## P
Design WcaUpConverter, start of the top module:
module WcaUpConverter
(
	input              	clock,
	input              	reset,
	input              	enable,
	input  	wire [7:0]  	cfg,				 
	input  	wire       		strobe_cic,   	 
	input  	wire [31:0] 	phase_cordic, 	 
	input		wire [3:0]  	log2_rate,
	input	  wire			strobe_if,
	input   wire	[31:0] iq_bb_in,
	output  reg		[23:0] iq_if_out
  );
  parameter MODE  =  4'hB; 		 
	wire  aclr = cfg[1];  
	wire [15:0] ihb_in = iq_bb_in[15:0];
	wire [15:0] qhb_in = iq_bb_in[31:16];
	wire [11:0] icor_in;
	wire [11:0] qcor_in;
	wire [23:0] cor_out;
	wire [15:0] icic_in;
	wire [15:0] qcic_in;
	wire hb_strobe_out;
	wire cic_strobe_out;
assign icic_in 		= ihb_in; 
assign qcic_in 		= qhb_in;
generate if( MODE & 3'h2)
  begin
  	wire [15:0] icic_out;
   wire [15:0] qcic_out;
   reg [15:0] icic_latch;
	reg [15:0] qcic_latch;
	WcaCicInterp cic_i (
	 .clock(clock), 
    .reset(reset | aclr), 
    .enable(enable), 
    .strobe_cic(strobe_cic), 
    .strobe_if(strobe_if), 
    .log2_rate(log2_rate), 
    .data_in(icic_in), 
    .data_out(icic_out)
    );
	WcaCicInterp cic_q (
    .clock(clock), 
    .reset(reset | aclr), 
    .enable(enable), 
    .strobe_cic(strobe_cic), 
    .strobe_if(strobe_if), 
    .log2_rate(log2_rate), 
    .data_in(qcic_in), 
    .data_out(qcic_out)
    );
	always @(posedge clock)
	begin
		if( strobe_if)
		 begin
			icic_latch<= icic_out;
			qcic_latch<= qcic_out;
		 end
  ...
Size in the first run: ~14000 cells after synthesis, about 110 I/O pins, about 89000 um^2 of cells after synthesis.
clock: 7.88 ns
lec_check: 0
abc_area: 1
cap_margin: 20
cell_pad_in_sites_detail_placement: 2
cell_pad_in_sites_global_placement: 0
core_margin: 2
core_utilization: 58
cts_cluster_size: 64
gpl_routability_driven: 1
gpl_timing_driven: 1
hold_slack_margin: -0.07
setup_slack_margin: -0.1
slew_margin: 20
run.sh (not shown) runs the stock make flow with config.mk's settings and CLKGATE_MAP_FILE=.
FAIL P @ detailed placement (3_5_place_dp): tool exited with error
### P -> Q
==> flow/config.mk <==
export PLATFORM = sky130hd
export DESIGN_NAME = WcaUpConverter
export DESIGN_NICKNAME = WcaUpConverter
export VERILOG_FILES = /design/flow/design.v
export SDC_FILE = /design/flow/constraint.sdc
export NUM_CORES = 4
export LEC_CHECK = 0
export ABC_AREA = 1
export CAP_MARGIN = 20
export CORE_MARGIN = 2
export CORE_UTILIZATION = 72
export CTS_CLUSTER_DIAMETER = 387
export SETUP_SLACK_MARGIN = 0.57
export SLEW_MARGIN = 20
==> flow/constraint.sdc <==
create_clock -name core_clock -period 3.8 [get_ports {clock}]
set_input_delay 0.7600 -clock core_clock [delete_from_list [all_inputs] [get_ports {clock}]]
set_output_delay 0.7600 -clock core_clock [all_outputs]
set_load 0.01 [all_outputs]
[summary]
Q went all the way through the flow, and no timing, DRC or antenna check failed. Looking at Q and P, the yosys cell count is a wash. Q vs P, final weighted congestion in routability-driven placement went up by 0.050. Adder and majority gate portion of the synthesized area: P vs Q identical. Overall die width: Q < P. Summary of Q over P: number of placed I/O pins saw little to no change, core utilization at floorplan saw an increase. Taking P as the reference, in Q total cell area reported by yosys after synthesis neither gained nor lost much, die area lost 30000 um^2, cell area after synthesis neither gained nor lost much, area inside the core boundary lost about 20%, number of placement rows lost 15.
[inputs] R vs Q
diff --git a/flow/config.mk b/flow/config.mk
--- a/flow/config.mk
+++ b/flow/config.mk
@@ -6,9 +6,8 @@
 export NUM_CORES = 4
 export LEC_CHECK = 0
-export ABC_AREA = 1
-export CAP_MARGIN = 20
+export CAP_MARGIN = 15
 export CORE_MARGIN = 2
 export CORE_UTILIZATION = 72
-export CTS_CLUSTER_DIAMETER = 387
-export SETUP_SLACK_MARGIN = 0.57
+export PLACE_DENSITY = 0.65
+export SETUP_SLACK_MARGIN = 0.43
 export SLEW_MARGIN = 20
==> flow/constraint.sdc <==
create_clock -name core_clock -period 2.95 [get_ports {clock}]
set_input_delay 0.5900 -clock core_clock [delete_from_list [all_inputs] [get_ports {clock}]]
set_output_delay 0.5900 -clock core_clock [all_outputs]
set_load 0.01 [all_outputs]
Findings:
Of Q and R, only Q finishes the flow clean.
In the summary table, R is marked failed, with error DPL-0038 raised in global routing (5_1_grt).
In R, synthesized cell count is lower than in Q.
Re combined area of all synthesized cells: R and Q aren't equal, and the lower value belongs to R.
Taking Q as the reference, in R placed wire-length estimate after detailed placement fell by about 16%; yosys stat chip area now sits lower; weighted congestion at the end of routability-driven global placement dropped about 9%.
Die: R smaller than Q
In the tables for R and Q, xor and xnor fraction of the mapped netlist area reads lower with Q.
### R -> S
diff --git a/flow/config.mk b/flow/config.mk
--- a/flow/config.mk
+++ b/flow/config.mk
@@ -6,8 +6,7 @@
 export NUM_CORES = 4
 export LEC_CHECK = 0
-export CAP_MARGIN = 15
+export CAP_MARGIN = 20
 export CORE_MARGIN = 2
-export CORE_UTILIZATION = 72
-export PLACE_DENSITY = 0.65
-export SETUP_SLACK_MARGIN = 0.43
+export CORE_UTILIZATION = 33
+export CTS_CLUSTER_DIAMETER = 79
 export SLEW_MARGIN = 20
==> flow/constraint.sdc <==
create_clock -name core_clock -period 8.0 [get_ports {clock}]
set_input_delay 1.6000 -clock core_clock [delete_from_list [all_inputs] [get_ports {clock}]]
set_output_delay 1.6000 -clock core_clock [all_outputs]
set_load 0.01 [all_outputs]
Findings:
S ran to completion and came out clean on the timing, DRC and antenna checks.
Taking R as the reference, in S die boundary width +150 um, initial core utilization -39 points, number of I/O port buffers ~0 delta.
Diff S..R | gate count after technology mapping | unchanged
Share of synthesized registers carrying an async set or reset: R vs S identical
Cmp S and R / total instance count after detailed placement / lower: R
Per the comparison of S with R, global placer's final weighted congestion moved down; standard cell core area moved up.
Here is what was changed in the inputs of T compared with S.
diff --git a/flow/config.mk b/flow/config.mk
--- a/flow/config.mk
+++ b/flow/config.mk
@@ -7,6 +7,8 @@
 export LEC_CHECK = 0
 export CAP_MARGIN = 20
-export CORE_MARGIN = 2
+export CELL_PAD_IN_SITES_DETAIL_PLACEMENT = 1
+export CORE_MARGIN = 6
 export CORE_UTILIZATION = 33
 export CTS_CLUSTER_DIAMETER = 79
+export MIN_ROUTING_LAYER = met2
 export SLEW_MARGIN = 20
Notes after the runs:
T falls short of S in total power.
Net load switching power (higher): T
Sort T and S by wire length of the first global-routing pass asc -> top: S
On final area, S tracks T almost exactly.
Looking at share of the cycle needed by the critical path after routing, T sits 3.3 points above S.
Power is estimated from default activity; no workload was simulated.
